File: constraint.sdc
create_clock -name core_clock -period 4.5 [get_ports {clk}]
set_input_delay 0.9000 -clock core_clock [delete_from_list [all_inputs] [get_ports {clk}]]
set_output_delay 0.9000 -clock core_clock [all_outputs]
set_load 0.01 [all_outputs]
File: config.mk
export PLATFORM = sky130hd
export DESIGN_NAME = lcd_ctrl
export DESIGN_NICKNAME = lcd_ctrl
export VERILOG_FILES = /design/flow/design.v
export SDC_FILE = /design/flow/constraint.sdc
export NUM_CORES = 4
export LEC_CHECK = 0
export ABC_AREA = 1
export CAP_MARGIN = 30
export CELL_PAD_IN_SITES_DETAIL_PLACEMENT = 2
export CORE_MARGIN = 2
export CORE_UTILIZATION = 51
export CTS_CLUSTER_DIAMETER = 81
export CTS_CLUSTER_SIZE = 38
export GPL_ROUTABILITY_DRIVEN = 1
export HOLD_SLACK_MARGIN = 0.2
export MAX_ROUTING_LAYER = met4
export PLACE_DENSITY_LB_ADDON = 0.07
export SETUP_SLACK_MARGIN = 0.66
export SLEW_MARGIN = 10
export TNS_END_PERCENT = 10
File: run.sh
#!/bin/bash
# the make line also repeats each setting of config.mk as NAME=value (left out here)
make -C /OpenROAD-flow-scripts/flow DESIGN_CONFIG=/design/flow/config.mk WORK_HOME=/design/flow/orfs CLKGATE_MAP_FILE= finish
File: design.v
module lcd_ctrl(clk, reset, datain, cmd, cmd_valid, dataout, output_valid, busy);
input           clk;
input           reset;
input   [7:0]   datain;
input   [2:0]   cmd;
input           cmd_valid;
output reg [7:0]   dataout;
output reg         output_valid;
output reg         busy;
reg cur_state,next_state;  
reg [5:0] img_counter;     
reg [2:0] row,col;         
reg [2:0] row_t,col_t;         
reg [5:0] out_pos;          
reg [2:0] cmd_reg;         
reg [7:0] data_buff[35:0];  
localparam REFLASH     = 3'd0;
localparam LOAD_DATA   = 3'd1;
localparam SHIFT_RIGHT = 3'd2;
localparam SHIFT_LEFT  = 3'd3;
localparam SHIFT_UP    = 3'd4;
localparam SHIFT_DOWN  = 3'd5;
localparam WAIT_CMD = 1'b0;
localparam PROCESS  = 1'b1;
always @ ( posedge clk or posedge reset ) begin    
    if (reset)  
        cur_state <= WAIT_CMD;
    else
        cur_state <= next_state;
end 
always @ ( * ) begin     
    case ( cur_state )
        WAIT_CMD : begin
            if ( cmd_valid )
                next_state = PROCESS;
            else
                next_state = WAIT_CMD;
        end
        PROCESS : begin
            if ( ( cmd_reg == REFLASH ) && img_counter[5:3] == 3'd2 && img_counter[2:0] == 3'd2 )
                next_state = WAIT_CMD;
            else
                next_state = PROCESS;
        end
    endcase
end
always @ (*) begin   
    row_t = row + img_counter[5:3];
    col_t = col + img_counter[2:0];
    out_pos = row_t * 6'd6 + col_t;
end
always @ ( posedge clk or posedge reset ) begin   
    if (reset) begin
        row <= 3'd2;
        col <= 3'd2;
        dataout <= 8'd0;
        output_valid <= 1'd0;
        busy <= 1'd0;
        cmd_reg <= REFLASH;
        img_counter <= 6'd0;
    end
    else begin
        if ( cur_state == WAIT_CMD ) begin
            if ( cmd_valid ) begin
                cmd_reg <= cmd;
                busy <= 1'd1;
            end
            img_counter <= 6'd0;
            output_valid <= 1'd0;
        end
        else begin
            case ( cmd_reg )
                REFLASH : begin
                    dataout <= data_buff[out_pos];
                    if ( img_counter[2:0] == 3'd2 ) begin
                        img_counter[5:3] <= img_counter[5:3] + 1'd1;
                        img_counter[2:0] <= 3'd0;
                    end
                    else begin
                        img_counter <= img_counter + 6'd1;
                    end
                    if ( img_counter[5:3] == 3'd2 && img_counter[2:0] == 3'd2 ) begin
                        busy <= 1'd0;
                    end
                    output_valid <= 1'd1;
                end
                LOAD_DATA : begin
                    if (img_counter == 6'd35) begin
                        img_counter <= 6'd0;
                        cmd_reg <= REFLASH;
                    end
                    else
                        img_counter <= img_counter + 6'd1;
                    data_buff[img_counter] <= datain;
                    row <= 3'd2;
                    col <= 3'd2;
                end
                SHIFT_RIGHT : begin
                    if ( col != 3'd3 )
                        col <= col + 3'd1;
                    cmd_reg <= REFLASH;
                end
                SHIFT_LEFT : begin
                    if ( col != 3'd0 )
                        col <= col - 3'd1;
                    cmd_reg <= REFLASH;
                end
                SHIFT_UP : begin
                    if ( row != 3'd0 )
                        row <= row - 3'd1;
                    cmd_reg <= REFLASH;
                end
                default : begin  
                    if ( row != 3'd3 )
                        row <= row + 3'd1;
                    cmd_reg <= REFLASH;
                end
            endcase
        end
    end
end
endmodule
==> impl_metrics.ini, run 1 <==
; flow metrics
[floorplan]
chipArea_um2 = 28800
core_area_um2 = 27000
io_pins = 24
fp.dieH_um = 170
initial_core_util_pct = 52.0
die_x_um = 170
num_rows = 60

[synthesis]
xor_share_pct = 0.500
logic_family = simple AND/OR/NAND/NOR gates
yosys-stat-area_um2 = 14000
fa_ha_area_share_pct = 2.02
async_flop_share_pct = 8.28
ys_cells = 1271
synthMuxAreaShare_pct = 0
synth_seq_share_pct = 66.3
ff_type = edfxtp_1
edf_count = 288
netlist_instances = 1271
yosys.area.top_type_share_pct = 61.7
ys.flops = 314
synth.most_common_cell = edfxtp_1
synth.distinct_cells = 35
synth_area_um2 = 14000
avgSynthCellArea_um2 = 11.0
synthesis.nets = 1304
yosys.area_share.simple_pct = 25.4
synthTopCellsByArea = edfxtp_1 (62%), nand4_1 (7.2%), nand2_1 (6.9%)
top_area_cell = edfxtp_1
netlist_top_cells_count = edfxtp_1 (288), nand2_1 (259), nand3_1 (163), nand4_1 (161), nor2_1 (161)
synthAoiAreaFrac_pct = 1.24
yosys_warnings = 2

[run_status]
tool.error = [ERROR DPL-0033] detailed placement checks failed during check placement.
status = aborted with a tool error
stop_stage = clock tree synthesis

[placement]
portBuffers = 23
gp_congestion = 0.948
placed_area_um2 = 15000
place_hpwl_um = 40000
-- metrics by stage --
stage,hold slack [ps],setup WS (ps),TNS (ps),instances
after floorplan,515,957,0,1271
after global placement,482,334,0,1640
after detailed placement,509,-263,-1350,1642
==> run 2, diff against run 1 <==
Settings changed: CAP_MARGIN 30 to 20, CELL_PAD_IN_SITES_DETAIL_PLACEMENT 2 to not set, CORE_UTILIZATION 51 to 68, CTS_CLUSTER_DIAMETER 81 to 346, CTS_CLUSTER_SIZE 38 to not set, GPL_ROUTABILITY_DRIVEN 1 to not set, HOLD_SLACK_MARGIN 0.2 to not set, MAX_ROUTING_LAYER met4 to not set, SETUP_SLACK_MARGIN 0.66 to not set, SLEW_MARGIN 10 to 20, TNS_END_PERCENT 10 to not set.
Clock period 4.5 ns to 2.52 ns, I/O delays scaled along.
==> run 2 against run 1 <==
  * The layout now fails its checks (setup timing)
  * Synthesized cell count did not move
  * Die area fell by 24%
  * Synthesized area did not move
==> impl_metrics.ini, run 2 <==
; yosys + openroad results
[global_route]
grt-ovfl-total = 0
grt_use_total_pct = 40.4
grt_pass1_wl_um = 65400
antenna_found_initial = 0
grt_max_degree = 53
grt_pass1_vias = 11000

[final_layout]
area_growth_pct = 24.6
nNetsFinal = 1476
fillCellCount = 983
ff_latch_area_um2 = 9300
logic_area_um2 = 4550

[detailed_routing]
drt-initial-drc-count = 1776
via_per_inst = 6.65
first_pass_iters = 8
drcViolationCount = 0
antenna_cells = 0
wirelength_um = 44300
antenna_left = 0
wl_per_cell_um = 25.5
num_vias = 11600

[critical_path]
crit_buf_inv = 7
critical-path-slowest-cell = dfstp_2
rr_worst_depth = 21
endpoint = dataout[7]
r2r_start = row[1]
max_stage_delay_ps = 550
r2r-end = dataout[7]
worstPathArrival_ps = 4160
cp-end-kind = flip-flop
cp-startpoint = row[1]
crit_path_cell_trace = inv_2 -> fa_1 -> inv_2 -> ha_4 -> inv_2 -> fa_2 -> buf_4 -> xor2_4 -> buf_6 -> nand2_8 -> buf_4 -> nor2_4 -> buf_4 -> nand4_1 -> nand2_2 -> nor2_1 -> nand2_1 -> nor2_2 -> nand3_1 -> nand2_1 -> nand2_1
cp_top_family = adder cells
crit_type = flip-flop to flip-flop
cp-start-kind = flip-flop
crit_fanout = 7
cp.depth = 21
required_ps = 2970
worst-r2r-setup-slack_ps = -1190

[synthesis]
logic_family = simple AND/OR/NAND/NOR gates
ys_cells = 1271
synthAoiAreaFrac_pct = 1.24
ff_type = edfxtp_1
edf_count = 288
netlist_instances = 1271
synth_seq_share_pct = 66.3
synth.distinct_cells = 35
fa_ha_area_share_pct = 2.02
netlist_top_cells_count = edfxtp_1 (288), nand2_1 (259), nand3_1 (163), nand4_1 (161), nor2_1 (161)
yosys.area.top_type_share_pct = 61.7
synthesis.nets = 1304
synthMuxAreaShare_pct = 0
yosys_warnings = 2
yosys-stat-area_um2 = 14000
xor_share_pct = 0.500
top_area_cell = edfxtp_1
ys.flops = 314
synth.most_common_cell = edfxtp_1
synthTopCellsByArea = edfxtp_1 (62%), nand4_1 (7.2%), nand2_1 (6.9%)
avgSynthCellArea_um2 = 11.0
yosys.area_share.simple_pct = 25.4
synth_area_um2 = 14000
async_flop_share_pct = 8.28

[clock_tree]
root_buffer = clkbuf_16
clock_latency_ps = 570
tritoncts = yes
cts_buffer_depth = 3
htree_num_levels = 1
numCtsBuffers = 30
clkSinkCount = 314
cts.clk_slew.worst_paths_ps = 70

[timing]
setup-tns-final_ps = -9170
min_period_ps = 3710
tightest_slew_ps = 680
fin_hold_ws_ps = 394
grt_setup_unrepaired = yes
maxSlewHeadroom_pct = 54.6
finalSetupViolCount = 8
fin_skew_ps = 24.2
fin_ws_ps = -1190
finalHoldViolations = 0
drv_slew = 0
finalClockPeriodUsage_pct = 147
max_freq_ghz = 0.269

[floorplan]
fp.dieH_um = 148
chipArea_um2 = 21800
initial_core_util_pct = 69.3
core_area_um2 = 20200
num_rows = 52
io_pins = 24
die_x_um = 148

[run_status]
status = failed layout checks
so_faults = setup timing

[placement]
place_hpwl_um = 27600
portBuffers = 23
gp_congestion = 1.00

[job]
tool_warnings = 35
maxCapViolCount = 0

[min_path]
hp-class = input pin to async pin
==> run 2: timing repair <==
action                                  4_1_cts  5_1_grt
hold endpoints to repair                      0        0
endpoints found under the setup margin        8       10
gates cloned                                  2        1
pin swaps                                    34       52
setup buffers                                 9        9
gates resized                                55       66
hold buffers                                  0        0
==> run 2: layout make-up <==
type / instances / area share [%]
Multi-Input combinational cell: 823 / 26.0
Sequential cell: 314 / 53.3
Timing Repair Buffer: 211 / 12.0
Tap cell: 270 / 1.93
Clock inverter: 12 / 0.559
Clock buffer: 44 / 4.89
Inverter: 63 / 1.35
==> run 2: layer usage <==
| metal | global-route usage, % | vias up | wire length, um |
|---|---|---|---|
| li1 | - | 4918 | - |
| met1 | 54.9 | 5404 | 14900 |
| met2 | 63.3 | 1051 | 20500 |
| met3 | 10.8 | 186 | 6670 |
| met4 | 16.4 | 0 | 2240 |
| met5 | 0 | - | 0 |
==> run 2: stage by stage <==
step	util (%)	instances	setup slack (ps)	instance area (um2)
floorplan	-	1271	-808	14100
global placement	78.5	1661	-1210	15900
detailed placement	78.5	1661	-1310	15900
CTS	84.8	1728	-1170	17200
global route	86.3	1737	-1330	17500
finish	86.3	1737	-1190	17500
==> run 3, diff against run 2 <==
Settings changed: ABC_AREA 1 to not set, CAP_MARGIN 20 to 5, CELL_PAD_IN_SITES_DETAIL_PLACEMENT set to 0, CORE_UTILIZATION 68 to 71, CTS_CLUSTER_DIAMETER 346 to not set, CTS_CLUSTER_SIZE set to 68, GPL_ROUTABILITY_DRIVEN set to 0, MAX_ROUTING_LAYER set to met4, PLACE_DENSITY_LB_ADDON 0.07 to 0.01, SETUP_SLACK_MARGIN set to 1.13.
Clock period 2.52 ns to 4.0 ns, I/O delays scaled along.
==> run 3 against run 2 <==
  * The layout still fails its checks (setup timing)
  * Core utilization is 0.75 points lower
  * Clock skew is 0.72 ps higher
  * Critical path depth is 5 lower
  * Routed wire length is 9.2% lower
  * Via count is 16% lower
  * Design area is 8.1% lower
  * Sequential share of layout area is 4.7 points higher
  * Count of clock-buffer cells in the layout is 2 lower
  * Critical path type unchanged
  * Critical endpoint is now dataout[6]
  * Highest routed layer unchanged
==> impl_metrics.ini, run 3 <==
; yosys + openroad results
[clock_tree]
root_buffer = clkbuf_16
cts.clk_slew.worst_paths_ps = 60
htree_num_levels = 1
numCtsBuffers = 29
clkSinkCount = 314
cts_buffer_depth = 3
tritoncts = yes
clock_latency_ps = 560

[timing]
fin_skew_ps = 24.9
finalClockPeriodUsage_pct = 102
max_freq_ghz = 0.244
finalSetupViolCount = 5
maxSlewHeadroom_pct = 39.9
fin_hold_ws_ps = 493
setup-tns-final_ps = -289
drv_slew = 0
fin_ws_ps = -90.0
grt_setup_unrepaired = yes
finalHoldViolations = 0
min_period_ps = 4090
tightest_slew_ps = 899

[synthesis]
synth_seq_share_pct = 68.2
logic_family = simple AND/OR/NAND/NOR gates
yosys_warnings = 2
yosys.area.top_type_share_pct = 63.4
synthesis.nets = 956
netlist_top_cells_count = edfxtp_1 (288), nand2_1 (84), nor2_1 (45), nand3_1 (37), clkbuf_1 (35)
yosys.area_share.simple_pct = 10.8
async_flop_share_pct = 8.28
synthAoiAreaFrac_pct = 8.28
synth.distinct_cells = 77
synth_area_um2 = 13600
ff_type = edfxtp_1
yosys-stat-area_um2 = 13600
fa_ha_area_share_pct = 2.07
edf_count = 288
avgSynthCellArea_um2 = 14.8
synthMuxAreaShare_pct = 7.21
ys_cells = 923
ys.flops = 314
top_area_cell = edfxtp_1
synth.most_common_cell = edfxtp_1
synthTopCellsByArea = edfxtp_1 (63%), dfrtp_1 (4.4%), mux4_2 (4.1%)
xor_share_pct = 1.39
netlist_instances = 923

[floorplan]
initial_core_util_pct = 72.6
chipArea_um2 = 20300
num_rows = 50
core_area_um2 = 18800
fp.dieH_um = 143
io_pins = 24
die_x_um = 143

[critical_path]
crit_type = flip-flop to flip-flop
worstPathArrival_ps = 4540
crit_fanout = 6
rr_worst_depth = 16
r2r-end = dataout[6]
cp_top_family = adder cells
crit_buf_inv = 5
critical-path-slowest-cell = fa_2
max_stage_delay_ps = 660
cp.depth = 16
worst-r2r-setup-slack_ps = -90
r2r_start = row[1]
required_ps = 4450
cp-start-kind = flip-flop
endpoint = dataout[6]
cp-startpoint = row[1]
cp_common_cell = buf_4
cp-end-kind = flip-flop
crit_path_cell_trace = inv_2 -> fa_2 -> inv_2 -> ha_4 -> fa_2 -> buf_4 -> nor3b_1 -> buf_4 -> a32o_2 -> a221oi_2 -> o21ai_1 -> nand2_1 -> nand4_1 -> nor4b_4 -> buf_4 -> o21ai_1

[detailed_routing]
num_vias = 9672
antenna_left = 0
drt-initial-drc-count = 1767
drcViolationCount = 0
wl_per_cell_um = 31.3
via_per_inst = 7.52
first_pass_iters = 11
wirelength_um = 40200

[placement]
place_hpwl_um = 24300
place_ws_ps = -267
portBuffers = 23

[global_route]
grt-ovfl-total = 0
grt_max_degree = 55
grt_use_total_pct = 40.8
antenna_found_initial = 1
grt_pass1_vias = 9401
grt_pass1_wl_um = 57900

[run_status]
so_faults = setup timing
status = failed layout checks

[min_path]
min_from = dataout[6]
hp-class = flip-flop to flip-flop
hold_end = dataout[6]
holdPathStages = 2

[job]
tool_warnings = 35
maxCapViolCount = 0

[final_layout]
nNetsFinal = 1064
area_growth_pct = 17.8
## run 3: layer usage
metal	share of wire, %	wire [um]	up-vias	track usage (%)
met5	0	0	-	-
li1	-	-	3819	-
met2	46	18400	937	61.4
met4	7.6	3040	0	22.1
met1	32	12900	4608	52.0
met3	15	5850	308	10.2
## run 3: layout make-up
cell class	count	area, um2
flip-flops and latches	314	9300
diodes	1	2.50
well taps	234	293
clock inverters	10	103
clock buffers	42	785
fillers	814	2710
inverters	17	67.6
repair buffers	122	1080
multi-input cells	547	4420
## run 3: repair_timing
| action | CTS | global route |
|---|---|---|
| hold buffers | 0 | 0 |
| pin swaps | 6 | 8 |
| endpoints found under the setup margin | 96 | 96 |
| resized | 38 | 30 |
| gates cloned | 0 | 1 |
| buffers inserted | 18 | 3 |
## run 3: stage by stage
step | std cells | util [%] | instance area, um2
6_report | 1287 | 85.6 | 16100
5_1_grt | 1287 | 85.6 | 16100
4_1_cts | 1282 | 84.7 | 15900
3_5_place_dp | 1212 | 78.3 | 14700
3_3_place_gp | 1212 | 78.3 | 14700
2_1_floorplan | 923 | - | 13700
==> run 4, diff against run 3 <==
Settings changed: CAP_MARGIN 5 to 20, CELL_PAD_IN_SITES_DETAIL_PLACEMENT 0 to not set, CORE_UTILIZATION 71 to 72, CTS_CLUSTER_DIAMETER set to 385, CTS_CLUSTER_SIZE 68 to 100, GPL_ROUTABILITY_DRIVEN 0 to not set, HOLD_SLACK_MARGIN set to 0.3, MAX_ROUTING_LAYER met4 to not set, PLACE_DENSITY_LB_ADDON 0.01 to not set, SETUP_SLACK_MARGIN 1.13 to -0.14, TNS_END_PERCENT set to 75.
Clock period 4.0 ns to 1.38 ns, I/O delays scaled along.
==> run 4 against run 3 <==
  * The flow now stops in global routing
  * Synthesized cell count is the same
  * Die area down 1.3%
  * Synthesized area is the same
==> impl_metrics.ini, run 4 <==
; flow metrics
[synthesis]
async_flop_share_pct = 8.28
synth_seq_share_pct = 68.2
synth_area_um2 = 13600
ys_cells = 923
synthesis.nets = 956
synthAoiAreaFrac_pct = 8.28
yosys_warnings = 2
netlist_top_cells_count = edfxtp_1 (288), nand2_1 (84), nor2_1 (45), nand3_1 (37), clkbuf_1 (35)
netlist_instances = 923
logic_family = simple AND/OR/NAND/NOR gates
ys.flops = 314
synth.distinct_cells = 77
synth.most_common_cell = edfxtp_1
edf_count = 288
ff_type = edfxtp_1
yosys.area_share.simple_pct = 10.8
top_area_cell = edfxtp_1
xor_share_pct = 1.39
yosys.area.top_type_share_pct = 63.4
yosys-stat-area_um2 = 13600
avgSynthCellArea_um2 = 14.8
synthTopCellsByArea = edfxtp_1 (63%), dfrtp_1 (4.4%), mux4_2 (4.1%)
fa_ha_area_share_pct = 2.07
synthMuxAreaShare_pct = 7.21

[global_route]
grt-ovfl-total = 4
grt_use_total_pct = 71.5

[run_status]
tool.error = [ERROR GRT-0232] Routing congestion too high. Check the congestion heatmap in the GUI.
stop_stage = global routing
status = aborted with a tool error

[placement]
place_hpwl_um = 29800
portBuffers = 23
gp_congestion = 1.03
place_ws_ps = -2730

[clock_tree]
clkSinkCount = 314
cts_buffer_depth = 3
htree_num_levels = 1
numCtsBuffers = 7
root_buffer = clkbuf_16

[floorplan]
io_pins = 24
chipArea_um2 = 20100
initial_core_util_pct = 73.1
fp.dieH_um = 142
num_rows = 50
core_area_um2 = 18600
die_x_um = 142
[run 4: stage by stage]
stage / cell area, um2 / instances
floorplan: 14000 / 923
global placement: 16300 / 1353
detailed placement: 16300 / 1353
CTS: 17200 / 1392
[run 4: timing repair]
action	4_1_cts
pin swaps	60
setup buffers	33
setup endpoints to repair	322
hold endpoints to repair	25
gates cloned	0
hold buffers	2
resized	148
[run 4: routing by layer]
| metal | overflow | track usage (%) |
|---|---|---|
| met3 | 0 | 52.1 |
| met4 | 1 | 68.3 |
| met5 | 0 | 18.3 |
| met2 | 3 | 89.6 |
| met1 | 0 | 75.0 |
==> run 5, diff against run 4 <==
Settings changed: CTS_CLUSTER_DIAMETER 385 to not set, CTS_CLUSTER_SIZE 100 to 52, HOLD_SLACK_MARGIN 0.3 to not set, PLACE_DENSITY set to 0.78, SETUP_SLACK_MARGIN -0.14 to not set, TNS_END_PERCENT 75 to not set.
Clock period 1.38 ns to 3.67 ns, I/O delays scaled along.
==> run 5 against run 4 <==
  * The layout now fails its checks (setup timing)
  * Synthesized cell count unchanged
  * Die area unchanged
  * Synthesized area unchanged
==> impl_metrics.ini, run 5 <==
; yosys + openroad results
[synthesis]
synthMuxAreaShare_pct = 7.21
logic_family = simple AND/OR/NAND/NOR gates
ys.flops = 314
synthesis.nets = 956
yosys-stat-area_um2 = 13600
ff_type = edfxtp_1
synthAoiAreaFrac_pct = 8.28
synthTopCellsByArea = edfxtp_1 (63%), dfrtp_1 (4.4%), mux4_2 (4.1%)
fa_ha_area_share_pct = 2.07
yosys.area_share.simple_pct = 10.8
async_flop_share_pct = 8.28
ys_cells = 923
edf_count = 288
netlist_top_cells_count = edfxtp_1 (288), nand2_1 (84), nor2_1 (45), nand3_1 (37), clkbuf_1 (35)
synth_seq_share_pct = 68.2
synth_area_um2 = 13600
top_area_cell = edfxtp_1
xor_share_pct = 1.39
yosys.area.top_type_share_pct = 63.4
avgSynthCellArea_um2 = 14.8
synth.distinct_cells = 77
yosys_warnings = 2
synth.most_common_cell = edfxtp_1
netlist_instances = 923

[critical_path]
cp.depth = 15
crit_buf_inv = 4
r2r-end = dataout[3]
endpoint = dataout[3]
crit_type = flip-flop to flip-flop
cp-start-kind = flip-flop
max_stage_delay_ps = 550
critical-path-slowest-cell = fa_2
crit_fanout = 19
r2r_start = img_counter[3]
cp-end-kind = flip-flop
worst-r2r-setup-slack_ps = -290
cp-startpoint = img_counter[3]
crit_path_cell_trace = ha_2 -> inv_2 -> fa_2 -> inv_2 -> ha_4 -> fa_2 -> buf_4 -> buf_12 -> mux4_2 -> nand3_1 -> o31ai_1 -> nand2_1 -> nand4_1 -> nor4b_4 -> o21ai_1
required_ps = 4100
rr_worst_depth = 15
cp_top_family = adder cells
worstPathArrival_ps = 4390

[job]
tool_warnings = 36
maxCapViolCount = 0

[clock_tree]
clock_latency_ps = 560
cts_buffer_depth = 3
tritoncts = yes
root_buffer = clkbuf_16
cts.clk_slew.worst_paths_ps = 70
numCtsBuffers = 30
clkSinkCount = 314
htree_num_levels = 1

[timing]
maxSlewHeadroom_pct = 24.0
drv_slew = 0
tightest_slew_ps = 1140
min_period_ps = 3960
grt_setup_unrepaired = yes
max_freq_ghz = 0.253
finalClockPeriodUsage_pct = 108
finalSetupViolCount = 8
finalHoldViolations = 0
fin_ws_ps = -287
fin_skew_ps = 20.7

[min_path]
min_from = dataout[5]
hold_end = dataout[5]
hp-class = flip-flop to flip-flop
holdPathStages = 2

[floorplan]
die_x_um = 142
fp.dieH_um = 142
initial_core_util_pct = 73.1
num_rows = 50
core_area_um2 = 18600
io_pins = 24
chipArea_um2 = 20100

[final_layout]
fillCellCount = 695
nNetsFinal = 1110
area_growth_pct = 22.3
final_cell_area_um2 = 16700

[global_route]
grt_pass1_wl_um = 65000
antenna_found_initial = 3
grt-ovfl-total = 0
grt_use_total_pct = 45.2
grt_pass1_vias = 10100
grt_max_degree = 37

[placement]
place_hpwl_um = 27300
place_ws_ps = -508
portBuffers = 23
placed_area_um2 = 15000
gp_congestion = 1.02

[detailed_routing]
drcViolationCount = 0
wl_per_cell_um = 34.9
antenna_left = 0
drt-initial-drc-count = 2014
first_pass_iters = 8
num_vias = 10400
via_per_inst = 7.77
wirelength_um = 46600

[run_status]
status = failed layout checks
so_faults = setup timing
run 5: timing repair:
action	4_1_cts	5_1_grt
cloned	0	0
gates resized	41	37
setup endpoints to repair	8	8
buffers inserted	12	7
pin swaps	19	12
hold buffers	0	0
run 5: final cells by class:
| cell class | count | area [um2] | area share (%) |
|---|---|---|---|
| diodes | 2 | 5.00 | 0.0300 |
| well taps | 234 | 293 | 1.76 |
| clock inverters | 17 | 210 | 1.26 |
| flip-flops and latches | 314 | 9300 | 55.8 |
| repair buffers | 167 | 1490 | 8.96 |
| clock buffers | 38 | 802 | 4.81 |
| inverters | 17 | 63.8 | 0.383 |
| multi-input cells | 547 | 4500 | 27.0 |
run 5: per-stage QoR:
stage | cells | hold slack, ps | util [%] | TNS (ps)
6_report | 1336 | 516 | 89.4 | -1770
5_1_grt | 1336 | 552 | 89.4 | -2420
4_1_cts | 1327 | 516 | 88.0 | -1170
3_5_place_dp | 1260 | 482 | 80.7 | -2990
3_3_place_gp | 1260 | 471 | 80.7 | -2490
2_1_floorplan | 923 | 485 | - | -139
run 5: per-layer routing:
layer | routed length, um | vias to the layer above | track usage [%] | part of all wire (%)
met1 | 14200 | 4936 | 58.1 | 31
met2 | 21200 | 1158 | 72.2 | 45
met3 | 6480 | 366 | 10.6 | 14
met5 | 8 | - | 0 | 0.017
li1 | - | 3914 | - | -
met4 | 4710 | 2 | 25.7 | 10
==> run 6, diff against run 5 <==
Settings changed: ABC_AREA set to 1, CAP_MARGIN 20 to 5, CELL_PAD_IN_SITES_DETAIL_PLACEMENT set to 1, CELL_PAD_IN_SITES_GLOBAL_PLACEMENT set to 2, CORE_MARGIN 2 to 9, CORE_UTILIZATION 72 to 21, CTS_CLUSTER_SIZE 52 to 68, GPL_ROUTABILITY_DRIVEN set to 0, HOLD_SLACK_MARGIN set to -0.04, MAX_ROUTING_LAYER set to met4, PLACE_DENSITY 0.78 to 0.63, SETUP_SLACK_MARGIN set to 0.32, SLEW_MARGIN 20 to 40, TNS_END_PERCENT set to 65.
Clock period 3.67 ns to 5.45 ns, I/O delays scaled along.
==> run 6 against run 5 <==
  * Now clean on timing, DRC and antenna
  * Flip-flop count did not move
  * Non-clock buffer count fell by 90
  * Die area rose to 3.8 times the previous value
  * Highest routed layer is now met4
  * Count of clock-buffer cells in the layout rose by 11
  * Global-route usage fell by 32 points
  * First-iteration DRC count fell by 56%
  * Sequential share of layout area fell by 0.071 points
==> impl_metrics.ini, run 6 <==
; yosys + openroad results
[timing]
max_freq_ghz = 0.212
setup-tns-final_ps = 0
drv_slew = 0
finalSetupViolCount = 0
finalClockPeriodUsage_pct = 86.6
min_period_ps = 4720
maxSlewHeadroom_pct = 44.8
fin_skew_ps = 18.1
grt_setup_unrepaired = no
tightest_slew_ps = 827
finalHoldViolations = 0

[synthesis]
yosys.area.top_type_share_pct = 61.7
edf_count = 288
avgSynthCellArea_um2 = 11.0
synthAoiAreaFrac_pct = 1.24
synth.most_common_cell = edfxtp_1
yosys-stat-area_um2 = 14000
synth.distinct_cells = 35
synth_area_um2 = 14000
top_area_cell = edfxtp_1
ys.flops = 314
logic_family = simple AND/OR/NAND/NOR gates
yosys_warnings = 2
synthesis.nets = 1304
netlist_top_cells_count = edfxtp_1 (288), nand2_1 (259), nand3_1 (163), nand4_1 (161), nor2_1 (161)
synthMuxAreaShare_pct = 0
xor_share_pct = 0.500
synthTopCellsByArea = edfxtp_1 (62%), nand4_1 (7.2%), nand2_1 (6.9%)
netlist_instances = 1271
async_flop_share_pct = 8.28
ff_type = edfxtp_1
ys_cells = 1271
synth_seq_share_pct = 66.3
yosys.area_share.simple_pct = 25.4
fa_ha_area_share_pct = 2.02

[placement]
place_hpwl_um = 33300
portBuffers = 23
placed_area_um2 = 15400

[critical_path]
worst-r2r-setup-slack_ps = 730
cp_top_family = simple AND/OR/NAND/NOR gates
critical-path-slowest-cell = dfrtp_1
r2r-end = dataout[7]
r2r_start = img_counter[3]
cp_common_cell = nand2_1
crit_type = flip-flop to flip-flop
crit_buf_inv = 6
cp-startpoint = img_counter[3]
cp-end-kind = flip-flop
cp-start-kind = flip-flop
cp.depth = 23
crit_path_cell_trace = ha_1 -> inv_1 -> fa_1 -> inv_1 -> ha_1 -> inv_1 -> fa_1 -> inv_1 -> nand3_1 -> nand2_2 -> nand2_1 -> nand2_2 -> nor2_4 -> buf_4 -> buf_4 -> nand3_1 -> nand2_1 -> nor2_1 -> nand2_1 -> nor2_1 -> nand3_1 -> nand2_1 -> nand2_1
rr_worst_depth = 23
required_ps = 5900
worstPathArrival_ps = 5170
max_stage_delay_ps = 580
endpoint = dataout[7]
crit_fanout = 24

[run_status]
status = timing/DRC/antenna clean

[clock_tree]
htree_num_levels = 2
cts_hold_buf = 0
cts_buffer_depth = 3
numCtsBuffers = 38
post_cts_buffers = 0
cts.clk_slew.worst_paths_ps = 50
post_cts_resized = 0
clkSinkCount = 314
clock_latency_ps = 570
root_buffer = clkbuf_16
tritoncts = yes

[global_route]
grt-ovfl-total = 0
grt_max_degree = 61
grt_pass1_wl_um = 75200
grt_pass1_vias = 10600
grt_use_total_pct = 13.4
antenna_found_initial = 0

[detailed_routing]
highest_layer = met4
num_vias = 10400
dr_wl_met2_um = 23200
dr_wl_met3_um = 3040
via_per_inst = 4.70
drcViolationCount = 0
drt-initial-drc-count = 892
wl_per_cell_um = 23.2
antenna_left = 0
wirelength_um = 51200
wl_met1_um = 24000
first_pass_iters = 5

[floorplan]
chipArea_um2 = 76400
fp.dieH_um = 276
die_x_um = 276
io_pins = 24
core_area_um2 = 66000
initial_core_util_pct = 21.2
num_rows = 94

[min_path]
hp-class = flip-flop to flip-flop
min_from = output_valid
holdPathStages = 2
hold_end = output_valid

[job]
tool_warnings = 32
maxCapViolCount = 0

[final_layout]
nNetsFinal = 1350
final_cell_area_um2 = 16700
area_growth_pct = 19.1
-- run 6: through the flow --
| stage | hold slack, ps | std cells | setup WS [ps] | utilization, % |
|---|---|---|---|---|
| after floorplan | 515 | 1271 | 1910 | - |
| after global placement | 473 | 2141 | 823 | 23.3 |
| after detailed placement | 474 | 2141 | 732 | 23.4 |
| after CTS | 496 | 2209 | 732 | 25.3 |
| after global routing | 514 | 2209 | 359 | 25.3 |
| final | 483 | 2210 | 731 | 25.3 |
-- run 6: final cells by class --
cell class	count	area (um2)
tap	864	1080
timing repair buffer	77	643
antenna	1	2.50
multi-input combinational	823	4170
fill	7367	49300
clock buffer	49	992
inverter	63	236
clock inverter	19	263
sequential	314	9300
-- run 6: per-layer routing --
layer  vias to the layer above  GRT usage [%]
li1                       4666              -
met5                         -              -
met3                        60           2.80
met2                       269           20.6
met1                      5382           18.0
met4                         0           3.01
==> run 7, diff against run 6 <==
Settings changed: ABC_AREA 1 to not set, CAP_MARGIN 5 to 10, CELL_PAD_IN_SITES_DETAIL_PLACEMENT 1 to not set, CORE_ASPECT_RATIO set to 0.6, CORE_MARGIN 9 to 2, CORE_UTILIZATION 21 to 28, CTS_CLUSTER_DIAMETER set to 49, CTS_CLUSTER_SIZE 68 to not set, GPL_ROUTABILITY_DRIVEN 0 to not set, GPL_TIMING_DRIVEN set to 1, HOLD_SLACK_MARGIN -0.04 to not set, MAX_ROUTING_LAYER met4 to not set, PLACE_DENSITY 0.63 to not set, PLACE_DENSITY_LB_ADDON set to 0.01, SETUP_SLACK_MARGIN 0.32 to 0.43, SLEW_MARGIN 40 to 20, TNS_END_PERCENT 65 to not set.
Clock period 5.45 ns to 5.24 ns, I/O delays scaled along.
==> run 7 against run 6 <==
  * Via count down 17%
  * Flip-flop count unchanged
  * Global-route usage up 6.6 points
  * Critical path depth down 8
  * Worst hold slack better by 24 ps
  * Clock skew up 11 ps
==> impl_metrics.ini, run 7 <==
; yosys + openroad results
[synthesis]
yosys-stat-area_um2 = 13600
synth_area_um2 = 13600
netlist_instances = 923
yosys.area_share.simple_pct = 10.8
synthAoiAreaFrac_pct = 8.28
ys.flops = 314
yosys.area.top_type_share_pct = 63.4
fa_ha_area_share_pct = 2.07
edf_count = 288
async_flop_share_pct = 8.28
avgSynthCellArea_um2 = 14.8
logic_family = simple AND/OR/NAND/NOR gates
synthesis.nets = 956
yosys_warnings = 2
synth.distinct_cells = 77
synthMuxAreaShare_pct = 7.21
synthTopCellsByArea = edfxtp_1 (63%), dfrtp_1 (4.4%), mux4_2 (4.1%)
top_area_cell = edfxtp_1
ys_cells = 923
ff_type = edfxtp_1
synth_seq_share_pct = 68.2
synth.most_common_cell = edfxtp_1
netlist_top_cells_count = edfxtp_1 (288), nand2_1 (84), nor2_1 (45), nand3_1 (37), clkbuf_1 (35)
xor_share_pct = 1.39

[critical_path]
cp_top_family = adder cells
crit_type = flip-flop to flip-flop
rr_worst_depth = 15
r2r_start = row[1]
cp_common_cell = inv_1
worstPathArrival_ps = 5090
cp.depth = 15
endpoint = dataout[0]
r2r-end = dataout[0]
crit_buf_inv = 4
crit_path_cell_trace = inv_1 -> fa_1 -> inv_1 -> ha_1 -> inv_1 -> fa_2 -> xnor2_2 -> buf_6 -> nor2_1 -> a32oi_1 -> nor3_1 -> a41oi_1 -> nand4_1 -> a211o_1 -> a31o_1
max_stage_delay_ps = 750
required_ps = 5670
crit_fanout = 26
cp-start-kind = flip-flop
worst-r2r-setup-slack_ps = 580
cp-startpoint = row[1]
critical-path-slowest-cell = fa_2
cp-end-kind = flip-flop

[timing]
drv_slew = 0
setup-tns-final_ps = 0
tightest_slew_ps = 1060
min_period_ps = 4660
finalClockPeriodUsage_pct = 88.9
finalHoldViolations = 0
fin_skew_ps = 29.0
finalSetupViolCount = 0
grt_setup_unrepaired = yes
max_freq_ghz = 0.215
maxSlewHeadroom_pct = 29.1

[clock_tree]
clkSinkCount = 314
cts_buffer_depth = 3
tritoncts = yes
numCtsBuffers = 37
root_buffer = clkbuf_16
cts.clk_slew.worst_paths_ps = 60
clock_latency_ps = 560
htree_num_levels = 2

[job]
maxCapViolCount = 0
tool_warnings = 33

[placement]
portBuffers = 23
place_hpwl_um = 34600
gp_congestion = 0.870

[floorplan]
die_x_um = 289
core_area_um2 = 47900
num_rows = 62
initial_core_util_pct = 28.4
io_pins = 24
chipArea_um2 = 50500
fp.dieH_um = 175

[global_route]
grt_use_total_pct = 20.1
grt_pass1_vias = 8658
grt_max_degree = 37
antenna_found_initial = 3
grt-ovfl-total = 0
grt_pass1_wl_um = 70200

[run_status]
status = timing/DRC/antenna clean

[detailed_routing]
wl_per_cell_um = 30.0
drcViolationCount = 0
drt-initial-drc-count = 794
first_pass_iters = 5
wirelength_um = 49900
highest_layer = met4
antenna_left = 0
via_per_inst = 5.18
num_vias = 8593
wl_met1_um = 25100
dr_wl_met2_um = 20000
dr_wl_met3_um = 3910

[final_layout]
area_growth_pct = 18.1
nNetsFinal = 1026
fillCellCount = 4674

[min_path]
hp-class = flip-flop to flip-flop
min_from = col[1]
holdPathStages = 2
hold_end = col[1]
[run 7: what timing repair did]
item / CTS / global route
pin swaps: 0 / 1
gates resized: 2 / 4
buffers inserted: 0 / 4
endpoints found under the setup margin: 2 / 6
endpoints found under the hold margin: 0 / 0
hold buffers: 0 / 0
[run 7: cell type report]
| class | instances | area [um2] | share of cell area, % |
|---|---|---|---|
| flip-flops and latches | 314 | 9300 | 57.8 |
| clock buffers | 45 | 998 | 6.20 |
| multi-input cells | 547 | 4130 | 25.6 |
| diodes | 2 | 5.00 | 0.0311 |
| inverters | 17 | 63.8 | 0.396 |
| repair buffers | 76 | 637 | 3.96 |
| well taps | 640 | 801 | 4.97 |
| clock inverters | 19 | 168 | 1.04 |
[run 7: routing by layer]
| metal | vias up | track usage, % |
|---|---|---|
| met3 | 66 | 4.88 |
| li1 | 3758 | - |
| met4 | 0 | 4.21 |
| met2 | 288 | 27.1 |
| met5 | - | 0 |
| met1 | 4481 | 31.9 |
[run 7: through the flow]
stage          area (um2)  worst slack (ps)  utilization (%)  cells  hold slack [ps]
2_1_floorplan       13600              1120                -    923              488
3_3_place_gp        14900               398             31.0   1590              497
3_5_place_dp        14900               353             31.0   1590              503
4_1_cts             16000               514             33.5   1654              510
5_1_grt             16100               358             33.6   1658              540
6_report            16100               580             33.6   1660              507
==> run 8, diff against run 7 <==
Settings changed: CAP_MARGIN 10 to 5, CELL_PAD_IN_SITES_DETAIL_PLACEMENT set to 0, CELL_PAD_IN_SITES_GLOBAL_PLACEMENT 2 to not set, CORE_ASPECT_RATIO 0.6 to not set, CORE_UTILIZATION 28 to 71, CTS_CLUSTER_DIAMETER 49 to not set, CTS_CLUSTER_SIZE set to 68, GPL_ROUTABILITY_DRIVEN set to 0, GPL_TIMING_DRIVEN 1 to not set, MAX_ROUTING_LAYER set to met4, PLACE_DENSITY set to 0.63, PLACE_DENSITY_LB_ADDON 0.01 to not set, SETUP_SLACK_MARGIN 0.43 to -0.34.
Clock period 5.24 ns to 4.64 ns, I/O delays scaled along.
==> run 8 against run 7 <==
  * Now fails the layout checks on setup timing
  * Synthesized cell count stayed put
  * Highest routed layer unchanged
  * Routed wire length shrank 26%
  * Cell count fell by 26%
  * Fmax fell by 1.7%
==> impl_metrics.ini, run 8 <==
; yosys + openroad results
[synthesis]
synthesis.nets = 956
ys_cells = 923
top_area_cell = edfxtp_1
synth.distinct_cells = 77
synth_area_um2 = 13600
synthMuxAreaShare_pct = 7.21
yosys_warnings = 2
netlist_top_cells_count = edfxtp_1 (288), nand2_1 (84), nor2_1 (45), nand3_1 (37), clkbuf_1 (35)
fa_ha_area_share_pct = 2.07
synth_seq_share_pct = 68.2
synthAoiAreaFrac_pct = 8.28
synth.most_common_cell = edfxtp_1
logic_family = simple AND/OR/NAND/NOR gates
ff_type = edfxtp_1
netlist_instances = 923
yosys.area_share.simple_pct = 10.8
synthTopCellsByArea = edfxtp_1 (63%), dfrtp_1 (4.4%), mux4_2 (4.1%)
yosys.area.top_type_share_pct = 63.4
xor_share_pct = 1.39
async_flop_share_pct = 8.28
ys.flops = 314
edf_count = 288
avgSynthCellArea_um2 = 14.8
yosys-stat-area_um2 = 13600

[critical_path]
r2r-end = dataout[1]
crit_buf_inv = 4
cp_common_cell = inv_1
crit_path_cell_trace = inv_1 -> fa_1 -> inv_1 -> ha_1 -> inv_1 -> fa_1 -> xor2_2 -> buf_4 -> mux4_2 -> a32oi_1 -> nand4_4 -> nor4b_4 -> o21ai_1
cp-start-kind = flip-flop
max_stage_delay_ps = 740
cp.depth = 13
crit_fanout = 21
rr_worst_depth = 13
required_ps = 5070
critical-path-slowest-cell = fa_1
r2r_start = row[1]
worstPathArrival_ps = 5170
endpoint = dataout[1]
crit_type = flip-flop to flip-flop
cp-startpoint = row[1]
cp-end-kind = flip-flop
cp_top_family = adder cells
worst-r2r-setup-slack_ps = -100

[floorplan]
initial_core_util_pct = 72.6
chipArea_um2 = 20300
num_rows = 50
fp.dieH_um = 143
core_area_um2 = 18800
io_pins = 24
die_x_um = 143

[timing]
fin_skew_ps = 24.9
finalClockPeriodUsage_pct = 102
maxSlewHeadroom_pct = 26.8
tightest_slew_ps = 1090
max_freq_ghz = 0.211
drv_slew = 0
finalSetupViolCount = 2
fin_ws_ps = -99.7
finalHoldViolations = 0
min_period_ps = 4740

[global_route]
antenna_found_initial = 0
grt_pass1_wl_um = 55200
grt-ovfl-total = 0
grt_use_total_pct = 39.0
grt_pass1_vias = 8995
grt_max_degree = 52

[detailed_routing]
wirelength_um = 36800
antenna_left = 0
drcViolationCount = 0
num_vias = 9101
first_pass_iters = 9
via_per_inst = 7.39
wl_per_cell_um = 29.9
drt-initial-drc-count = 1585

[final_layout]
final_cell_area_um2 = 15200
final_util_pct = 81.1
area_growth_pct = 11.7
stdcell_count = 1231
nNetsFinal = 1008

[clock_tree]
cts.clk_slew.worst_paths_ps = 60
tritoncts = yes
post_cts_resized = 0
clkSinkCount = 314
cts_buffer_depth = 3
root_buffer = clkbuf_16
cts_hold_buf = 0
htree_num_levels = 1
post_cts_buffers = 0
clock_latency_ps = 570
numCtsBuffers = 30

[min_path]
hold_end = output_valid
holdPathStages = 2
min_from = output_valid
hp-class = flip-flop to flip-flop

[run_status]
so_faults = setup timing
status = failed layout checks

[placement]
place_hpwl_um = 23900
portBuffers = 23
placed_cells = 1177
placed_area_um2 = 14300

[job]
maxCapViolCount = 0
tool_warnings = 34
-- run 8: stage by stage --
stage | setup WS, ps | setup TNS [ps] | hold slack [ps]
floorplan | 517 | 0 | 488
global placement | 99.7 | 0 | 469
detailed placement | 29.9 | 0 | 465
CTS | -4.57 | -4.57 | 482
global route | -220 | -1050 | 540
finish | -99.7 | -136 | 483
-- run 8: area by class of cell --
class | count | area [um2]
Timing Repair Buffer | 65 | 566
Antenna cell | 1 | 2.50
Fill cell | 1022 | 3540
Clock buffer | 37 | 777
Multi-Input combinational cell | 547 | 4080
Sequential cell | 314 | 9300
Inverter | 17 | 63.8
Clock inverter | 16 | 139
Tap cell | 234 | 293
-- run 8: per-layer routing --
layer	vias up	share of wire, %	GRT usage [%]	wire length (um)
li1	3702	-	-	-
met1	4389	35	50.8	12900
met2	813	46	57.5	16900
met3	197	13	11.2	4910
met4	0	6.0	18.7	2210
met5	-	0	-	0
==> run 9, diff against run 8 <==
Settings changed: ABC_AREA set to 1, CAP_MARGIN 5 to 20, CELL_PAD_IN_SITES_DETAIL_PLACEMENT 0 to not set, CORE_UTILIZATION 71 to 72, CTS_CLUSTER_DIAMETER set to 36, CTS_CLUSTER_SIZE 68 to not set, GPL_ROUTABILITY_DRIVEN 0 to not set, MAX_ROUTING_LAYER met4 to not set, PLACE_DENSITY 0.63 to not set, PLACE_DENSITY_LB_ADDON set to 0.07, SETUP_SLACK_MARGIN -0.34 to not set.
Clock period 4.64 ns to 3.71 ns, I/O delays scaled along.
==> run 9 against run 8 <==
  * The layout still fails its checks (setup timing)
  * Cell count rose by 39%
  * Routed wire length rose by 40%
  * Worst setup slack got worse by 350 ps
  * Design area rose by 16%
  * Synthesized cell count rose by 38%
  * Largest cell class unchanged
  * Non-clock buffer count rose by 107
  * Die area rose by 1.4%
  * Flip-flop count did not move
==> impl_metrics.ini, run 9 <==
; yosys + openroad results
[floorplan]
die_x_um = 144
fp.dieH_um = 144
chipArea_um2 = 20600
num_rows = 51
initial_core_util_pct = 72.8
io_pins = 24
core_area_um2 = 19300

[critical_path]
cp.depth = 21
cp-end-kind = flip-flop
r2r_start = row[1]
critical-path-slowest-cell = fa_2
worst-r2r-setup-slack_ps = -450
crit_path_cell_trace = inv_2 -> fa_1 -> inv_2 -> ha_4 -> inv_2 -> fa_2 -> inv_2 -> nand2_4 -> inv_2 -> nand3_2 -> nand2_2 -> buf_8 -> bufbuf_16 -> nand4_1 -> nand2_1 -> nor2_1 -> nand2_1 -> nor2_1 -> nand3_1 -> nand2_1 -> nand2_1
crit_buf_inv = 7
required_ps = 4130
crit_fanout = 19
max_stage_delay_ps = 620
worstPathArrival_ps = 4580
r2r-end = dataout[1]
rr_worst_depth = 21
cp-startpoint = row[1]
crit_type = flip-flop to flip-flop
cp_common_cell = inv_2
endpoint = dataout[1]
cp_top_family = simple AND/OR/NAND/NOR gates
cp-start-kind = flip-flop

[synthesis]
xor_share_pct = 0.500
synthMuxAreaShare_pct = 0
logic_family = simple AND/OR/NAND/NOR gates
ys_cells = 1271
fa_ha_area_share_pct = 2.02
ff_type = edfxtp_1
yosys.area_share.simple_pct = 25.4
netlist_top_cells_count = edfxtp_1 (288), nand2_1 (259), nand3_1 (163), nand4_1 (161), nor2_1 (161)
synth.most_common_cell = edfxtp_1
netlist_instances = 1271
avgSynthCellArea_um2 = 11.0
ys.flops = 314
synth_seq_share_pct = 66.3
top_area_cell = edfxtp_1
synth.distinct_cells = 35
synthTopCellsByArea = edfxtp_1 (62%), nand4_1 (7.2%), nand2_1 (6.9%)
async_flop_share_pct = 8.28
yosys_warnings = 2
edf_count = 288
synth_area_um2 = 14000
yosys-stat-area_um2 = 14000
synthAoiAreaFrac_pct = 1.24
synthesis.nets = 1304
yosys.area.top_type_share_pct = 61.7

[clock_tree]
numCtsBuffers = 40
htree_num_levels = 2
clkSinkCount = 314
clock_latency_ps = 540
cts.clk_slew.worst_paths_ps = 60
root_buffer = clkbuf_16
cts_buffer_depth = 3
tritoncts = yes

[timing]
maxSlewHeadroom_pct = 27.9
fin_skew_ps = 25.3
setup-tns-final_ps = -2460
fin_ws_ps = -448
finalHoldViolations = 0
min_period_ps = 4160
drv_slew = 0
grt_setup_unrepaired = yes
fin_hold_ws_ps = 485
max_freq_ghz = 0.241
finalSetupViolCount = 8
tightest_slew_ps = 1080
finalClockPeriodUsage_pct = 112

[global_route]
grt_max_degree = 53
antenna_found_initial = 1
grt-ovfl-total = 0
grt_pass1_vias = 11300
grt_pass1_wl_um = 67200
grt_use_total_pct = 45.2

[min_path]
hp-class = flip-flop to flip-flop
min_from = output_valid
holdPathStages = 2
hold_end = output_valid

[detailed_routing]
wl_per_cell_um = 30.2
wirelength_um = 51500
antenna_cells = 0
drt-initial-drc-count = 2878
antenna_left = 0
via_per_inst = 7.44
drcViolationCount = 0
num_vias = 12700
first_pass_iters = 14

[placement]
portBuffers = 23
place_ws_ps = -208
place_hpwl_um = 26200
gp_congestion = 0.990

[final_layout]
ff_latch_area_um2 = 9300
fillCellCount = 698
nNetsFinal = 1447
area_growth_pct = 25.5
logic_area_um2 = 4540
final_util_pct = 91.3

[job]
tool_warnings = 35
maxCapViolCount = 0

[run_status]
status = failed layout checks
so_faults = setup timing
## run 9: layer usage
layer | routed length (um) | up-vias | global-route usage [%]
li1 | - | 4877 | -
met1 | 15200 | 5746 | 58.2
met2 | 22100 | 1552 | 67.2
met3 | 9810 | 518 | 17.4
met4 | 4420 | 0 | 24.1
met5 | 0 | - | 0
## run 9: final cells by class
cell class	count	share of cell area, %
timing repair buffer	172	10.2
multi-input combinational	823	25.8
sequential	314	52.9
inverter	63	1.36
tap	265	1.88
clock inverter	26	1.96
clock buffer	44	5.90
## run 9: what timing repair did
| item | 4_1_cts | 5_1_grt |
|---|---|---|
| gates resized | 52 | 102 |
| hold buffers | 0 | 0 |
| gates cloned | 3 | 4 |
| pin swaps | 11 | 42 |
| setup buffers | 3 | 13 |
| endpoints found under the hold margin | 0 | 0 |
| setup endpoints to repair | 8 | 8 |
## run 9: per-stage QoR
step,instance area [um2],std cells
2_1_floorplan,14000,1271
3_3_place_gp,15300,1613
3_5_place_dp,15300,1614
4_1_cts,17000,1690
5_1_grt,17600,1707
6_report,17600,1707
==> run 10, diff against run 9 <==
Settings changed: ABC_AREA 1 to not set, CAP_MARGIN 20 to 40, CELL_PAD_IN_SITES_DETAIL_PLACEMENT set to 0, CORE_ASPECT_RATIO set to 0.94, CTS_CLUSTER_DIAMETER 36 to not set, CTS_CLUSTER_SIZE set to 81, GPL_ROUTABILITY_DRIVEN set to 0, MAX_ROUTING_LAYER set to met4, PLACE_DENSITY_LB_ADDON 0.07 to 0.01, SETUP_SLACK_MARGIN set to 1.13, TNS_END_PERCENT set to 50.
Clock period 3.71 ns to 3.86 ns, I/O delays scaled along.
==> run 10 against run 9 <==
  * The layout still fails its checks (setup timing)
  * Register-to-register slack worse by 280 ps
  * Critical path depth is 4 lower
  * Count of clock-buffer cells in the layout down 8
  * Critical path type unchanged
  * Largest cell class unchanged
  * Highest routed layer unchanged
==> impl_metrics.ini, run 10 <==
; yosys + openroad results
[synthesis]
yosys.area_share.simple_pct = 10.8
yosys-stat-area_um2 = 13600
netlist_top_cells_count = edfxtp_1 (288), nand2_1 (84), nor2_1 (45), nand3_1 (37), clkbuf_1 (35)
synthMuxAreaShare_pct = 7.21
fa_ha_area_share_pct = 2.07
edf_count = 288
async_flop_share_pct = 8.28
netlist_instances = 923
yosys.area.top_type_share_pct = 63.4
yosys_warnings = 2
ff_type = edfxtp_1
synth.most_common_cell = edfxtp_1
ys_cells = 923
logic_family = simple AND/OR/NAND/NOR gates
synthTopCellsByArea = edfxtp_1 (63%), dfrtp_1 (4.4%), mux4_2 (4.1%)
synthesis.nets = 956
synthAoiAreaFrac_pct = 8.28
synth.distinct_cells = 77
top_area_cell = edfxtp_1
avgSynthCellArea_um2 = 14.8
synth_area_um2 = 13600
synth_seq_share_pct = 68.2
xor_share_pct = 1.39
ys.flops = 314

[floorplan]
io_pins = 24
core_area_um2 = 18400
fp.dieH_um = 137
initial_core_util_pct = 73.9
die_x_um = 146
chipArea_um2 = 20100
num_rows = 48

[global_route]
grtUsageMet1_pct = 54.4
grt_pass1_wl_um = 62500
grt_max_degree = 38
met2_usage_pct = 68.3
antenna_found_initial = 2
grt-ovfl-total = 0
grt_use_total_pct = 44.8
use_met3_pct = 14.2
busiest_layer = met2
grt_pass1_vias = 9844

[detailed_routing]
antenna_left = 0
drcViolationCount = 0
wirelength_um = 46700
first_pass_iters = 14
via_per_inst = 7.80
drt-initial-drc-count = 2271
num_vias = 10500
wl_per_cell_um = 34.8

[min_path]
hold_end = output_valid
hp-class = flip-flop to flip-flop
holdPathStages = 2
min_from = output_valid

[job]
tool_warnings = 35
maxCapViolCount = 0

[critical_path]
cp-end-kind = flip-flop
r2r-end = dataout[4]
crit_path_cell_trace = inv_2 -> fa_2 -> inv_2 -> ha_4 -> inv_2 -> fa_2 -> buf_12 -> xor2_4 -> buf_6 -> buf_4 -> buf_4 -> nand2_1 -> o21ai_0 -> a32oi_1 -> nand4_1 -> nor4b_2 -> o21ai_1
max_stage_delay_ps = 550
endpoint = dataout[4]
rr_worst_depth = 17
worstPathArrival_ps = 5030
worst-r2r-setup-slack_ps = -720
cp-start-kind = flip-flop
critical-path-slowest-cell = dfstp_2
cp_top_family = adder cells
r2r_start = row[1]
cp.depth = 17
crit_type = flip-flop to flip-flop
cp_common_cell = inv_2
crit_fanout = 7
required_ps = 4310
cp-startpoint = row[1]
crit_buf_inv = 7

[timing]
fin_ws_ps = -723
maxSlewHeadroom_pct = 44.9
finalClockPeriodUsage_pct = 119
grt_setup_unrepaired = yes
tightest_slew_ps = 818
drv_slew = 0
min_period_ps = 4580
finalHoldViolations = 0
max_freq_ghz = 0.218
finalSetupViolCount = 8
fin_skew_ps = 25.6

[final_layout]
nNetsFinal = 1103
logic_area_um2 = 4430
ff_latch_area_um2 = 9300
final_cell_area_um2 = 16600
fillCellCount = 649
area_growth_pct = 21.6
final_util_pct = 89.9

[clock_tree]
cts_buffer_depth = 3
cts.clk_slew.worst_paths_ps = 80
htree_num_levels = 1
clkSinkCount = 314
tritoncts = yes
clock_latency_ps = 570
numCtsBuffers = 30
root_buffer = clkbuf_16

[placement]
placed_area_um2 = 15000
place_hpwl_um = 25200
portBuffers = 23

[run_status]
so_faults = setup timing
status = failed layout checks
-- run 10: routing by layer --
layer	routed length (um)	part of all wire, %	vias up
li1	-	-	3891
met1	14000	30	4848
met2	20400	44	1305
met3	8100	17	445
met4	4260	9.1	0
met5	0	0	-
-- run 10: stage by stage --
step	setup TNS [ps]	hold WS, ps	worst slack, ps	std cells
floorplan	0	485	168	923
global placement	-1160	465	-323	1262
detailed placement	-1620	470	-341	1262
CTS	-761	485	-178	1329
global route	-3770	502	-650	1344
finish	-3780	486	-723	1344
-- run 10: what timing repair did --
item	in CTS	in global routing
endpoints found under the setup margin	192	170
setup buffers	12	11
pin swaps	27	16
hold buffers	0	0
gates cloned	1	0
hold endpoints to repair	0	0
resized	48	23
-- run 10: cell type report --
| class | count | area share, % |
|---|---|---|
| Sequential cell | 314 | 56.1 |
| Multi-Input combinational cell | 547 | 26.7 |
| Timing Repair Buffer | 160 | 8.61 |
| Clock buffer | 36 | 4.79 |
| Tap cell | 250 | 1.89 |
| Clock inverter | 18 | 1.44 |
| Inverter | 17 | 0.423 |
| Antenna cell | 2 | 0.0302 |
==> run 11, diff against run 10 <==
Settings changed: ABC_AREA set to 1, CAP_MARGIN 40 to 5, CORE_ASPECT_RATIO 0.94 to not set, CORE_UTILIZATION 72 to 71, CTS_CLUSTER_SIZE 81 to 50, HOLD_SLACK_MARGIN set to 0.26, SETUP_SLACK_MARGIN 1.13 to -0.11, TNS_END_PERCENT 50 to not set.
Clock period 3.86 ns to 2.47 ns, I/O delays scaled along.
==> run 11 against run 10 <==
  * The layout still fails its checks (setup timing)
  * Flip-flop count stayed put
  * Fmax is 3.0% higher
  * Die area is 4.1% higher
  * Clock skew is 0.92 ps lower
  * First-iteration DRC count is 49% higher
  * Cell count is 31% higher
  * Worst setup slack worse by 1300 ps
  * Worst hold slack worse by 180 ps
  * Sequential share of layout area is 4.8 points lower
  * Critical path type unchanged
  * Critical endpoint is now dataout[1]
  * Highest routed layer unchanged
==> impl_metrics.ini, run 11 <==
; yosys + openroad results
[critical_path]
rr_worst_depth = 21
required_ps = 2940
cp_top_family = simple AND/OR/NAND/NOR gates
endpoint = dataout[1]
max_stage_delay_ps = 550
critical-path-slowest-cell = fa_1
r2r-end = dataout[1]
crit_path_cell_trace = inv_2 -> fa_1 -> inv_2 -> ha_4 -> inv_2 -> fa_2 -> inv_2 -> nand2_4 -> inv_4 -> nand3_1 -> nand2_4 -> nor2_4 -> buf_12 -> nand3_1 -> nand2_1 -> nor2_1 -> nand2_1 -> nor2_1 -> nand3_1 -> nand2_1 -> nand2_1
cp-startpoint = row[1]
cp-start-kind = flip-flop
worst-r2r-setup-slack_ps = -1980
crit_buf_inv = 6
crit_fanout = 16
cp.depth = 21
cp-end-kind = flip-flop
r2r_start = row[1]
crit_type = flip-flop to flip-flop
worstPathArrival_ps = 4920

[synthesis]
yosys-stat-area_um2 = 14000
fa_ha_area_share_pct = 2.02
edf_count = 288
synth_seq_share_pct = 66.3
ys.flops = 314
top_area_cell = edfxtp_1
netlist_top_cells_count = edfxtp_1 (288), nand2_1 (259), nand3_1 (163), nand4_1 (161), nor2_1 (161)
synthMuxAreaShare_pct = 0
yosys.area.top_type_share_pct = 61.7
synth.most_common_cell = edfxtp_1
synthTopCellsByArea = edfxtp_1 (62%), nand4_1 (7.2%), nand2_1 (6.9%)
async_flop_share_pct = 8.28
netlist_instances = 1271
avgSynthCellArea_um2 = 11.0
ys_cells = 1271
logic_family = simple AND/OR/NAND/NOR gates
yosys_warnings = 2
ff_type = edfxtp_1
synthAoiAreaFrac_pct = 1.24
synthesis.nets = 1304
xor_share_pct = 0.500
yosys.area_share.simple_pct = 25.4
synth_area_um2 = 14000
synth.distinct_cells = 35

[placement]
portBuffers = 23
placed_area_um2 = 15900
place_hpwl_um = 27300
placed_cells = 1666
place_ws_ps = -1470

[timing]
maxSlewHeadroom_pct = 60.2
finalHoldViolations = 0
fin_ws_ps = -1980
min_period_ps = 4450
finalClockPeriodUsage_pct = 180
tightest_slew_ps = 592
max_freq_ghz = 0.225
finalSetupViolCount = 8
fin_skew_ps = 24.7
drv_slew = 0
grt_setup_unrepaired = yes

[detailed_routing]
antenna_left = 0
via_per_inst = 7.84
drt-initial-drc-count = 3379
first_pass_iters = 32
drcViolationCount = 0
wirelength_um = 59900
wl_per_cell_um = 33.9
num_vias = 13800

[job]
maxCapViolCount = 0
tool_warnings = 37

[global_route]
grt_use_total_pct = 51.6
antenna_found_initial = 1
grt_pass1_wl_um = 74900
grt-ovfl-total = 0
grt_max_degree = 55
grt_pass1_vias = 12600

[clock_tree]
cts.clk_slew.worst_paths_ps = 70
numCtsBuffers = 31
tritoncts = yes
htree_num_levels = 1
clkSinkCount = 314
root_buffer = clkbuf_16
clock_latency_ps = 600
cts_buffer_depth = 3

[floorplan]
num_rows = 51
chipArea_um2 = 20900
fp.dieH_um = 145
io_pins = 24
initial_core_util_pct = 72.3
core_area_um2 = 19400
die_x_um = 145

[final_layout]
final_cell_area_um2 = 18100
area_growth_pct = 29.2
stdcell_count = 1766
final_util_pct = 93.4
nNetsFinal = 1509

[run_status]
so_faults = setup timing
status = failed layout checks

[min_path]
hp-class = input pin to async pin
==> run 11: area by class of cell <==
class	instances	area, um2
diodes	1	2.50
clock buffers	44	855
clock inverters	13	151
fillers	606	1280
inverters	63	239
multi-input cells	825	4700
flip-flops and latches	314	9300
well taps	265	332
repair buffers	241	2540
==> run 11: through the flow <==
stage               setup TNS, ps  hold WS (ps)
floorplan                   -6870           515
global placement           -10560           475
detailed placement         -11390           479
CTS                         -9020           303
global route               -15530           348
finish                     -14980           301
==> run 11: what timing repair did <==
item,in CTS,in global routing
resized,95,74
buffers inserted,22,6
endpoints found under the setup margin,8,8
pin swaps,33,26
gates cloned,8,6
hold buffers,0,0
==> run 11: routing by layer <==
metal | track usage, % | share of wire, % | up-vias
li1 | - | - | 5004
met1 | 59.0 | 28 | 6121
met2 | 75.7 | 41 | 1938
met3 | 21.9 | 20 | 780
met4 | 31.8 | 12 | 0
met5 | - | 0 | -
